==> run a: inputs <==
Design my_chip, start of the top module:
module my_chip (
    input logic [11:0] io_in,  
    output logic [11:0] io_out,  
    input logic clock,
    input logic reset  
);
    logic [7:0] data_in;
    logic enter, sw;
    logic rst;
    logic [1:0] operation;
    logic [4:0] data_out;
    logic finish, error;
    logic [3:0] index;
    Synchronizer sync1(.async(io_in[0]), .clock(clock), .sync(data_in[0]));
    Synchronizer sync2(.async(io_in[1]), .clock(clock), .sync(data_in[1]));
    Synchronizer sync3(.async(io_in[2]), .clock(clock), .sync(data_in[2]));
    Synchronizer sync4(.async(io_in[3]), .clock(clock), .sync(data_in[3]));
    Synchronizer sync5(.async(io_in[4]), .clock(clock), .sync(data_in[4]));
    Synchronizer sync6(.async(io_in[5]), .clock(clock), .sync(data_in[5]));
    Synchronizer sync7(.async(io_in[6]), .clock(clock), .sync(data_in[6]));
    Synchronizer sync8(.async(io_in[7]), .clock(clock), .sync(data_in[7]));
    Synchronizer sync9(.async(io_in[8]), .clock(clock), .sync(enter));
    Synchronizer sync10(.async(io_in[9]), .clock(clock), .sync(sw));
    Synchronizer sync11(.async(io_in[10]), .clock(clock), .sync(operation[0]));
    Synchronizer sync12(.async(io_in[11]), .clock(clock), .sync(operation[1]));
    Synchronizer sync13(.async(reset), .clock(clock), .sync(rst));
    assign io_out[4:0] = data_out[4:0];
    assign io_out[5] = finish;
    assign io_out[6] = error;
    assign io_out[10:7] = index[3:0];
    assign io_out[11] = 1'b0;
    Matrix_Calculator matrix_calculator(.data_in(data_in),
                                        .enter(enter),
                                        .sw(sw),
                                        .operation(operation), 
                                        .clk(clock), 
  ...
make LEC_CHECK=0 ABC_AREA=0 CAP_MARGIN=20 CORE_ASPECT_RATIO=0.9 CORE_MARGIN=2 CORE_UTILIZATION=72 CTS_CLUSTER_SIZE=100 GPL_ROUTABILITY_DRIVEN=0 GPL_TIMING_DRIVEN=1 HOLD_SLACK_MARGIN=-0.09 MAX_ROUTING_LAYER=met5 PLACE_DENSITY_LB_ADDON=0.19 SETUP_SLACK_MARGIN=0.76 SLEW_MARGIN=20 TNS_END_PERCENT=35 finish   # period 3.89 ns
run.sh (not shown) runs the stock make flow with config.mk's settings and CLKGATE_MAP_FILE=.
==> run b (differences from run a) <==
ABC_AREA = default   (was 0)
CORE_ASPECT_RATIO = default   (was 0.9)
CTS_CLUSTER_SIZE = default   (was 100)
GPL_ROUTABILITY_DRIVEN = default   (was 0)
GPL_TIMING_DRIVEN = default   (was 1)
HOLD_SLACK_MARGIN = default   (was -0.09)
MAX_ROUTING_LAYER = default   (was met5)
PLACE_DENSITY = 0.42   (was default)
PLACE_DENSITY_LB_ADDON = default   (was 0.19)
SETUP_SLACK_MARGIN = default   (was 0.76)
TNS_END_PERCENT = default   (was 35)
==> flow/constraint.sdc (replaced) <==
create_clock -name core_clock -period 6.15 [get_ports {clock}]
set_input_delay 1.2300 -clock core_clock [delete_from_list [all_inputs] [get_ports {clock}]]
set_output_delay 1.2300 -clock core_clock [all_outputs]
set_load 0.01 [all_outputs]
==> run c (differences from run a) <==
ABC_AREA = default   (was 0)
CORE_ASPECT_RATIO = default   (was 0.9)
CORE_UTILIZATION = 40   (was 72)
CTS_CLUSTER_SIZE = default   (was 100)
GPL_ROUTABILITY_DRIVEN = default   (was 0)
GPL_TIMING_DRIVEN = default   (was 1)
HOLD_SLACK_MARGIN = default   (was -0.09)
MAX_ROUTING_LAYER = default   (was met5)
PLACE_DENSITY_LB_ADDON = default   (was 0.19)
SETUP_SLACK_MARGIN = default   (was 0.76)
TNS_END_PERCENT = default   (was 35)
==> flow/constraint.sdc (replaced) <==
create_clock -name core_clock -period 6.86 [get_ports {clock}]
set_input_delay 1.3720 -clock core_clock [delete_from_list [all_inputs] [get_ports {clock}]]
set_output_delay 1.3720 -clock core_clock [all_outputs]
set_load 0.01 [all_outputs]
==> run d (differences from run a) <==
ABC_AREA = default   (was 0)
CORE_ASPECT_RATIO = default   (was 0.9)
CORE_UTILIZATION = 66   (was 72)
CTS_CLUSTER_SIZE = default   (was 100)
GPL_ROUTABILITY_DRIVEN = default   (was 0)
GPL_TIMING_DRIVEN = default   (was 1)
HOLD_SLACK_MARGIN = default   (was -0.09)
MAX_ROUTING_LAYER = default   (was met5)
PLACE_DENSITY_LB_ADDON = default   (was 0.19)
SETUP_SLACK_MARGIN = default   (was 0.76)
TNS_END_PERCENT = default   (was 35)
==> flow/constraint.sdc (replaced) <==
create_clock -name core_clock -period 6.86 [get_ports {clock}]
set_input_delay 1.3720 -clock core_clock [delete_from_list [all_inputs] [get_ports {clock}]]
set_output_delay 1.3720 -clock core_clock [all_outputs]
set_load 0.01 [all_outputs]
==> flow_metrics.env <==
# source this file to load flow results
export IMPL_outcome="complete, no violations"
export IMPL_fp_utilization_pct=67.2
export IMPL_rrSetupSlack_ns=2.46
export IMPL_critPathRequiredTime_ns=5.49
export IMPL_finalClockPeriodUsage_pct=82.8
export IMPL_setup_ws_ns=1.18
export IMPL_dieHeight_microns=200
export IMPL_clk_latency_ns=0.60
export IMPL_clkPwrFrac_pct=47.5
export IMPL_met1_usage_pct=41.8
export IMPL_combPwrFrac_pct=2.2
export IMPL_rsz0062_at_grt="no"
export IMPL_dp_cells=3475
export IMPL_tap_cells=511
export IMPL_cts_setup_buffers=0
export IMPL_min_delay_start="sync13.tmp1"
export IMPL_slowest_delay_ns=0.82
export IMPL_cts_buffers=51
Source of the figures above: run d

==> flow_metrics.env <==
# source this file to load flow results
export IMPL_clkPwrFrac_pct=49.8
export IMPL_critPathRequiredTime_ns=4.92
export IMPL_rrSetupSlack_ns=1.50
export IMPL_fp_utilization_pct=73.4
export IMPL_combPwrFrac_pct=2.1
export IMPL_rsz0062_at_grt="no"
export IMPL_outcome="complete, no violations"
export IMPL_clk_latency_ns=0.61
export IMPL_min_delay_start="sync4.tmp1"
export IMPL_finalClockPeriodUsage_pct=89.3
export IMPL_cts_buffers=51
export IMPL_dieHeight_microns=192
Source of the figures above: run b

==> flow_metrics.env <==
# source this file to load flow results
export IMPL_setup_ws_ns=-0.0928
export IMPL_fp_utilization_pct=72.7
export IMPL_rrSetupSlack_ns=-0.09
export IMPL_critPathRequiredTime_ns=4.42
export IMPL_outcome="finished with violations"
export IMPL_clkPwrFrac_pct=48.7
export IMPL_cts_buffers=50
export IMPL_met1_usage_pct=52.6
export IMPL_combPwrFrac_pct=2.4
export IMPL_min_delay_start="sync12.tmp1"
export IMPL_so_faults="setup timing"
export IMPL_setup_viol=7
export IMPL_clk_latency_ns=0.62
Source of the figures above: run a

==> flow_metrics.env <==
# source this file to load flow results
export IMPL_clk_latency_ns=0.63
export IMPL_cts_buffers=55
export IMPL_outcome="complete, no violations"
export IMPL_slowest_delay_ns=0.85
export IMPL_dp_cells=3817
export IMPL_cts_tree="done"
export IMPL_rsz0062_at_grt="no"
export IMPL_rrSetupSlack_ns=2.48
export IMPL_finalClockPeriodUsage_pct=84.1
export IMPL_combPwrFrac_pct=2.1
export IMPL_critPathRequiredTime_ns=5.49
export IMPL_met1_usage_pct=28.0
export IMPL_cts_setup_buffers=0
export IMPL_fp_utilization_pct=40.4
export IMPL_clkPwrFrac_pct=50.8
export IMPL_tightest_slew_ns=1.08
export IMPL_min_delay_start="sync13.tmp1"
export IMPL_setup_ws_ns=1.09
Source of the figures above: run c

